## cpu_top
module cpu_top(
    input wire clk,
    input wire rst_n,
    input wire [31:0] rData,
    input wire [31:0] inst,
    output wire [31:0] pc,
    output wire [31:0] display,
    output wire [31:0] addr,
    output wire [31:0] wData,
    output wire wen,
    output wire [31:0] rdata_19
);
Settings: LEC_CHECK=0, ABC_AREA=0, CAP_MARGIN=40, CELL_PAD_IN_SITES_DETAIL_PLACEMENT=2, CELL_PAD_IN_SITES_GLOBAL_PLACEMENT=2, CORE_MARGIN=2, CORE_UTILIZATION=40, CTS_CLUSTER_DIAMETER=27, GPL_ROUTABILITY_DRIVEN=0, GPL_TIMING_DRIVEN=0, HOLD_SLACK_MARGIN=-0.05, MAX_ROUTING_LAYER=met5, SETUP_SLACK_MARGIN=2.45, SLEW_MARGIN=0; clock period 8.5 ns.
run.sh (not shown) runs the stock make flow with config.mk's settings and CLKGATE_MAP_FILE=.
The first run died in global routing with GRT-0116.
==> next run, changes <==
==> flow/config.mk (replaced) <==
export PLATFORM = sky130hd
export DESIGN_NAME = cpu_top
export DESIGN_NICKNAME = cpu_top
export VERILOG_FILES = /design/flow/design.v
export SDC_FILE = /design/flow/constraint.sdc
export NUM_CORES = 4
export LEC_CHECK = 0
export ABC_AREA = 1
export CAP_MARGIN = 20
export CORE_MARGIN = 2
export CORE_UTILIZATION = 40
export PLACE_DENSITY = 0.38
export SETUP_SLACK_MARGIN = 1.12
export SLEW_MARGIN = 20
==> flow/constraint.sdc (replaced) <==
create_clock -name core_clock -period 4.14 [get_ports {clk}]
set_input_delay 0.8280 -clock core_clock [delete_from_list [all_inputs] [get_ports {clk}]]
set_output_delay 0.8280 -clock core_clock [all_outputs]
set_load 0.01 [all_outputs]
Effect:
- This time the run completed and failed the layout checks on setup timing
- die size came out higher by 2.7%
- synthesized cell count grows by 42%
- synthesized area went up by 2.7%
==> next run, changes <==
--- a/flow/config.mk
+++ b/flow/config.mk
@@ -6,9 +6,7 @@
 export NUM_CORES = 4
 export LEC_CHECK = 0
-export ABC_AREA = 1
 export CAP_MARGIN = 20
 export CORE_MARGIN = 2
-export CORE_UTILIZATION = 40
+export CORE_UTILIZATION = 30
 export PLACE_DENSITY = 0.38
-export SETUP_SLACK_MARGIN = 1.12
 export SLEW_MARGIN = 20
==> flow/constraint.sdc (replaced) <==
create_clock -name core_clock -period 7.41 [get_ports {clk}]
set_input_delay 1.4820 -clock core_clock [delete_from_list [all_inputs] [get_ports {clk}]]
set_output_delay 1.4820 -clock core_clock [all_outputs]
set_load 0.01 [all_outputs]
What happened: With this change the flow went through all stages and came out clean. Non-clock buffer count decreases by 1409. Hold slack loses 0.0034 ns. Fmax is lower by 33%. Design area goes down by 16%. Total power went down by 45%.
==> next run, changes <==
--- a/flow/config.mk
+++ b/flow/config.mk
@@ -8,5 +8,5 @@
 export CAP_MARGIN = 20
 export CORE_MARGIN = 2
-export CORE_UTILIZATION = 30
+export CORE_UTILIZATION = 40
 export PLACE_DENSITY = 0.38
 export SLEW_MARGIN = 20
==> flow/constraint.sdc (replaced) <==
create_clock -name core_clock -period 5.83 [get_ports {clk}]
set_input_delay 1.1660 -clock core_clock [delete_from_list [all_inputs] [get_ports {clk}]]
set_output_delay 1.1660 -clock core_clock [all_outputs]
set_load 0.01 [all_outputs]
Effect: Now the flow finished but failed the layout checks on setup timing. Clock-buffer cell count fell by 28. Synthesized cell count does not change. Wire length falls by 3.4%. Total power rose by 25%. Critical path depth shrinks by 5. Hold slack loses 0.098 ns. Fmax came out higher by 13%.
==> next run, changes <==
--- a/flow/config.mk
+++ b/flow/config.mk
@@ -6,7 +6,9 @@
 export NUM_CORES = 4
 export LEC_CHECK = 0
+export ABC_AREA = 1
 export CAP_MARGIN = 20
 export CORE_MARGIN = 2
 export CORE_UTILIZATION = 40
-export PLACE_DENSITY = 0.38
+export CTS_CLUSTER_DIAMETER = 27
+export MAX_ROUTING_LAYER = met4
 export SLEW_MARGIN = 20
==> flow/constraint.sdc (replaced) <==
create_clock -name core_clock -period 8.5 [get_ports {clk}]
set_input_delay 1.7000 -clock core_clock [delete_from_list [all_inputs] [get_ports {clk}]]
set_output_delay 1.7000 -clock core_clock [all_outputs]
set_load 0.01 [all_outputs]
With this change the flow completed with no timing, DRC or antenna violations.
Clock power went up by well over a third.
Cell area climbs by a little under a tenth.
Fmax is lower by roughly a tenth.
Combinational power went down by a quarter to a third.
Clock-buffer cell count climbs by 293.
Global-route usage falls by 0.26 points.
Area after synthesis goes up by a few percent.
Sequential power drops by a quarter to a third.
First-iteration DRC count is higher by about a fifth.
Setup slack improves by 1.7 ns.
Clock skew increases by 0.094 ns.
No activity file was given, so power comes from the tool's default toggle rates.
